==> flow/design.v <==
module mul(
    input         mul_clk,
    input         resetn,
    input         mul_signed,
    input  [31:0] x,
    input  [31:0] y,
    input         de_to_ex_valid,
    input         ex_allowin,
    output [63:0] result
);
    wire [16:0] booth_c;                              
    wire [63:0] booth_part_prod [16:0];               
    wire [16:0] part_prod [63:0];                     
    wire [63:0] x_mul = {{32{x[31]&mul_signed}}, x}; 
    wire [33:0] y_mul = {{ 2{y[31]&mul_signed}}, y};
    genvar j;
    generate
    for(j = 0; j < 17; j = j + 1) begin : booth
        if(j == 0) begin
          booth_2b booth_0(
                            .Y({y_mul[1:0], 1'b0}), 
                            .X(x_mul             ),
                            .P(booth_part_prod[0]), 
                            .C(booth_c[0]        )
                          );
        end else begin
          booth_2b booth(
                            .Y(y_mul[2*j+1:2*j-1]), 
                            .X(x_mul<<(2*j)      ), 
                            .P(booth_part_prod[j]), 
                            .C(booth_c[j]        )
                        );
        end
    end
    endgenerate
    genvar k;
    generate
    for(k = 0; k < 64; k = k + 1)
        begin: switch
            assign part_prod[k] = {
                                        booth_part_prod[16][k],
                                        booth_part_prod[15][k], 
                                        booth_part_prod[14][k], 
                                        booth_part_prod[13][k], 
                                        booth_part_prod[12][k], 
                                        booth_part_prod[11][k], 
                                        booth_part_prod[10][k], 
                                        booth_part_prod[ 9][k], 
                                        booth_part_prod[ 8][k], 
                                        booth_part_prod[ 7][k], 
                                        booth_part_prod[ 6][k], 
                                        booth_part_prod[ 5][k], 
                                        booth_part_prod[ 4][k], 
                                        booth_part_prod[ 3][k], 
                                        booth_part_prod[ 2][k], 
                                        booth_part_prod[ 1][k], 
                                        booth_part_prod[ 0][k]
                                  };
        end
    endgenerate
    reg  [16:0] booth_c_r;               
    reg  [16:0] part_prod_r[63:0];       
    wire [13:0] c[63:0];                 
    wire [63:0] add_src1, add_src2;      
    always @(posedge mul_clk)
    begin
        if(de_to_ex_valid & ex_allowin) begin
                booth_c_r <= booth_c;
        end
    end
    genvar m;
    generate
        for(m = 0; m < 64; m = m + 1) begin : part_prod_trans
            always @(posedge mul_clk)
            begin
                if(de_to_ex_valid & ex_allowin) begin
                    part_prod_r[m] <= part_prod[m];
                end
            end
        end
    endgenerate
    assign c[0] = booth_c_r[13:0];
    assign add_src2[0] = booth_c_r[14];
    genvar i;
    generate
    for(i = 0; i < 64; i = i + 1) 
    begin: wallace
        if(i < 63) begin
            wallace_16 wallace(
                                    .cin    (c[i]          ), 
                                    .data_in(part_prod_r[i]), 
                                    .cout   (c[i+1]        ), 
                                    .C      (add_src2[i+1] ), 
                                    .S      (add_src1[i]   )
                               );
        end else begin
            wallace_16 wallace_63(
                                    .cin    (c[63]          ),
                                    .data_in(part_prod_r[63]), 
                                    .S      (add_src1[63]   )
                                 );
        end
    end
    endgenerate
    assign result = add_src1 + add_src2 + booth_c_r[15] + booth_c_r[16];
endmodule
module booth_2b(
    input [2:0] Y,
    input [63:0] X,
    output [63:0] P,
    output C
);
    assign P = Y==3'b001 ? X      :
               Y==3'b010 ? X      :
               Y==3'b011 ? X<<1   :
               Y==3'b100 ? ~(X<<1):
               Y==3'b101 ? ~X     :
               Y==3'b110 ? ~X     :
                           68'd0;
    assign C = Y==3'b100 || Y==3'b101 || Y==3'b110;
endmodule
module wallace_16(
    input  [13:0] cin,
    input  [16:0] data_in,
    output [13:0] cout,
    output        C,
    output        S
);
    wire B1_2, A1_2, C1_3, B1_3, A1_3, A2_0, C2_1, B2_1, A2_1, B3_1, A3_1, A4_0, B4_0, A5_0;
    function [1:0] Add_1;
        input A, B, CIN;
        begin
          Add_1 = A + B + CIN;
        end
    endfunction
    assign {cout[ 0], B1_2} = Add_1(data_in[ 4], data_in[ 3], data_in[ 2]),
           {cout[ 1], A1_2} = Add_1(data_in[ 7], data_in[ 6], data_in[ 5]),
           {cout[ 2], C1_3} = Add_1(data_in[10], data_in[ 9], data_in[ 8]),
           {cout[ 3], B1_3} = Add_1(data_in[13], data_in[12], data_in[11]),
           {cout[ 4], A1_3} = Add_1(data_in[16], data_in[15], data_in[14]),
           {cout[ 5], A2_0} = Add_1(    cin[ 2],     cin[ 1],     cin[ 0]),
           {cout[ 6], C2_1} = Add_1(data_in[ 0],     cin[ 4],     cin[ 3]),
           {cout[ 7], B2_1} = Add_1(       A1_2,        B1_2, data_in[ 1]),
           {cout[ 8], A2_1} = Add_1(       A1_3,        B1_3,        C1_3),
           {cout[ 9], B3_1} = Add_1(       A2_0,     cin[ 6],     cin[ 5]),
           {cout[10], A3_1} = Add_1(       A2_1,        B2_1,        C2_1),
           {cout[11], B4_0} = Add_1(    cin[ 9],     cin[ 8],     cin[ 7]),
           {cout[12], A4_0} = Add_1(       A3_1,        B3_1,     cin[10]),
           {cout[13], A5_0} = Add_1(       A4_0,        B4_0,     cin[11]),
           {C       , S   } = Add_1(       A5_0,     cin[13],     cin[12]);
endmodule
make LEC_CHECK=0 CAP_MARGIN=20 CORE_MARGIN=2 CORE_UTILIZATION=72 HOLD_SLACK_MARGIN=-0.09 MAX_ROUTING_LAYER=met4 PLACE_DENSITY_LB_ADDON=0.01 SETUP_SLACK_MARGIN=2.02 SLEW_MARGIN=20 TNS_END_PERCENT=40 finish   # period 6.81 ns
run.sh (not shown) runs the stock make flow with config.mk's settings and CLKGATE_MAP_FILE=.
The starting point ran to the end with violations: negative setup slack.
Rerun with:
CORE_UTILIZATION = 65   (was 72)
HOLD_SLACK_MARGIN = unset   (was -0.09)
PLACE_DENSITY_LB_ADDON = unset   (was 0.01)
SETUP_SLACK_MARGIN = unset   (was 2.02)
TNS_END_PERCENT = unset   (was 40)
clock period = 9.74 ns   (was 6.81 ns; I/O delays follow)
With this change the flow finished with timing, DRC and antenna clean.
Wire length goes down by about 5.5%.
Area after synthesis stays the same.
Critical path depth went up by 1.
Design area is lower by about 4.7%.
Die size grows by 11%.
Rerun with:
CORE_UTILIZATION = 72   (was 65)
HOLD_SLACK_MARGIN = -0.09   (was unset)
SETUP_SLACK_MARGIN = -0.4   (was unset)
TNS_END_PERCENT = 40   (was unset)
clock period = 6.62 ns   (was 9.74 ns; I/O delays follow)
=> The changed run ran to the end with violations: negative setup slack; worst hold slack gets worse by 0.76 ns; wire length grows by a few percent; via count grows by a little under a tenth; global-route usage grows by 6.3 points; design area grows by a few percent; setup slack gets worse by 2.5 ns; utilization grows by 11 points.
Rerun with:
CORE_UTILIZATION = 57   (was 72)
HOLD_SLACK_MARGIN = unset   (was -0.09)
MAX_ROUTING_LAYER = unset   (was met4)
SETUP_SLACK_MARGIN = 2.21   (was -0.4)
TNS_END_PERCENT = unset   (was 40)
clock period = 8.27 ns   (was 6.62 ns; I/O delays follow)
The new run reached the layout checks and failed them: negative setup slack; sequential cell count does not change; worst hold slack gets better by 0.48 ns.

========
== run A ==
RTL: the design.v shown in full above, as it stands there.
Settings: LEC_CHECK=0, CAP_MARGIN=5, CORE_MARGIN=2, CORE_UTILIZATION=57, CTS_CLUSTER_SIZE=71, GPL_ROUTABILITY_DRIVEN=1, MIN_ROUTING_LAYER=met1, PLACE_DENSITY_LB_ADDON=0.04, SLEW_MARGIN=5, TNS_END_PERCENT=70; clock period 7.25 ns.
STATUS run=run A STAGES=ALL_DONE FINAL_CHECKS=FAILED CAUSE=negative setup slack
> inputs changed (run A -> run B)
# run A
export LEC_CHECK = 0
export CAP_MARGIN = 5
export CORE_MARGIN = 2
export CORE_UTILIZATION = 57
export CTS_CLUSTER_SIZE = 71
export GPL_ROUTABILITY_DRIVEN = 1
export MIN_ROUTING_LAYER = met1
export PLACE_DENSITY_LB_ADDON = 0.04
export SLEW_MARGIN = 5
export TNS_END_PERCENT = 70
create_clock -name core_clock -period 7.25 [get_ports {mul_clk}]
# run B
export LEC_CHECK = 0
export ABC_AREA = 1
export CAP_MARGIN = 30
export CELL_PAD_IN_SITES_DETAIL_PLACEMENT = 1
export CELL_PAD_IN_SITES_GLOBAL_PLACEMENT = 3
export CORE_ASPECT_RATIO = 1.27
export CORE_MARGIN = 2
export CORE_UTILIZATION = 16
export CTS_CLUSTER_SIZE = 59
export GPL_ROUTABILITY_DRIVEN = 1
export GPL_TIMING_DRIVEN = 0
export HOLD_SLACK_MARGIN = 0.25
export MIN_ROUTING_LAYER = met2
export PLACE_DENSITY_LB_ADDON = 0.04
export SETUP_SLACK_MARGIN = 1.65
export SLEW_MARGIN = 5
export TNS_END_PERCENT = 70
create_clock -name core_clock -period 7.25 [get_ports {mul_clk}]
Findings:
- [run B] flow finished | final checks: failed | reasons: negative setup slack
- Run B vs. run A: adder-cell share of the synthesized area climbed 0.55 points, area share of buffers outside the clock network moved up, number of distinct library cells after synthesis saw a decrease.
- Summary of run B over run A: final instance area climbed 10000 µm², met2 routed wirelength +about 180%.
- For run B, the startpoint of the worst setup timing path was part_prod_r[0][14]$_SDFFCE_PP0P_, unlike run A, where it was part_prod_r[63][2]$_DFFE_PP_.
#### Input delta (run C over run B)
# run B
export LEC_CHECK = 0
export ABC_AREA = 1
export CAP_MARGIN = 30
export CELL_PAD_IN_SITES_DETAIL_PLACEMENT = 1
export CELL_PAD_IN_SITES_GLOBAL_PLACEMENT = 3
export CORE_ASPECT_RATIO = 1.27
export CORE_MARGIN = 2
export CORE_UTILIZATION = 16
export CTS_CLUSTER_SIZE = 59
export GPL_ROUTABILITY_DRIVEN = 1
export GPL_TIMING_DRIVEN = 0
export HOLD_SLACK_MARGIN = 0.25
export MIN_ROUTING_LAYER = met2
export PLACE_DENSITY_LB_ADDON = 0.04
export SETUP_SLACK_MARGIN = 1.65
export SLEW_MARGIN = 5
export TNS_END_PERCENT = 70
create_clock -name core_clock -period 7.25 [get_ports {mul_clk}]
# run C
export LEC_CHECK = 0
export ABC_AREA = 1
export CAP_MARGIN = 40
export CELL_PAD_IN_SITES_DETAIL_PLACEMENT = 1
export CELL_PAD_IN_SITES_GLOBAL_PLACEMENT = 3
export CORE_ASPECT_RATIO = 1.27
export CORE_MARGIN = 6
export CORE_UTILIZATION = 66
export CTS_CLUSTER_DIAMETER = 64
export CTS_CLUSTER_SIZE = 93
export GPL_ROUTABILITY_DRIVEN = 1
export GPL_TIMING_DRIVEN = 0
export HOLD_SLACK_MARGIN = 0.25
export MAX_ROUTING_LAYER = met5
export MIN_ROUTING_LAYER = met2
export PLACE_DENSITY_LB_ADDON = 0.04
export SETUP_SLACK_MARGIN = 1.23
export SLEW_MARGIN = 5
export TNS_END_PERCENT = 65
create_clock -name core_clock -period 7.25 [get_ports {mul_clk}]
## What came out
Diff run B..run C | Yosys chip area | unchanged
Run C did not finish; a tool error ended it in global placement without I/O.
Number of cell instances after yosys synthesis came out exactly the same in run B and run C.
Diff run C..run B | synthesized cell count | unchanged
Run C against run B: core outline area moved down, width of the die moved down.
Measured against run B, the site row count of run C comes out at 0.49 times the reference value.
Re number of enable flip-flop cells: no difference whatsoever between run C and run B.
Taking run B as the reference point, the chip height of run C falls by about 50%.
Between run B and run C, the effective utilization at floorplan is lower for run B.
Floorplan die area of run C falls short of that of run B by more than half.
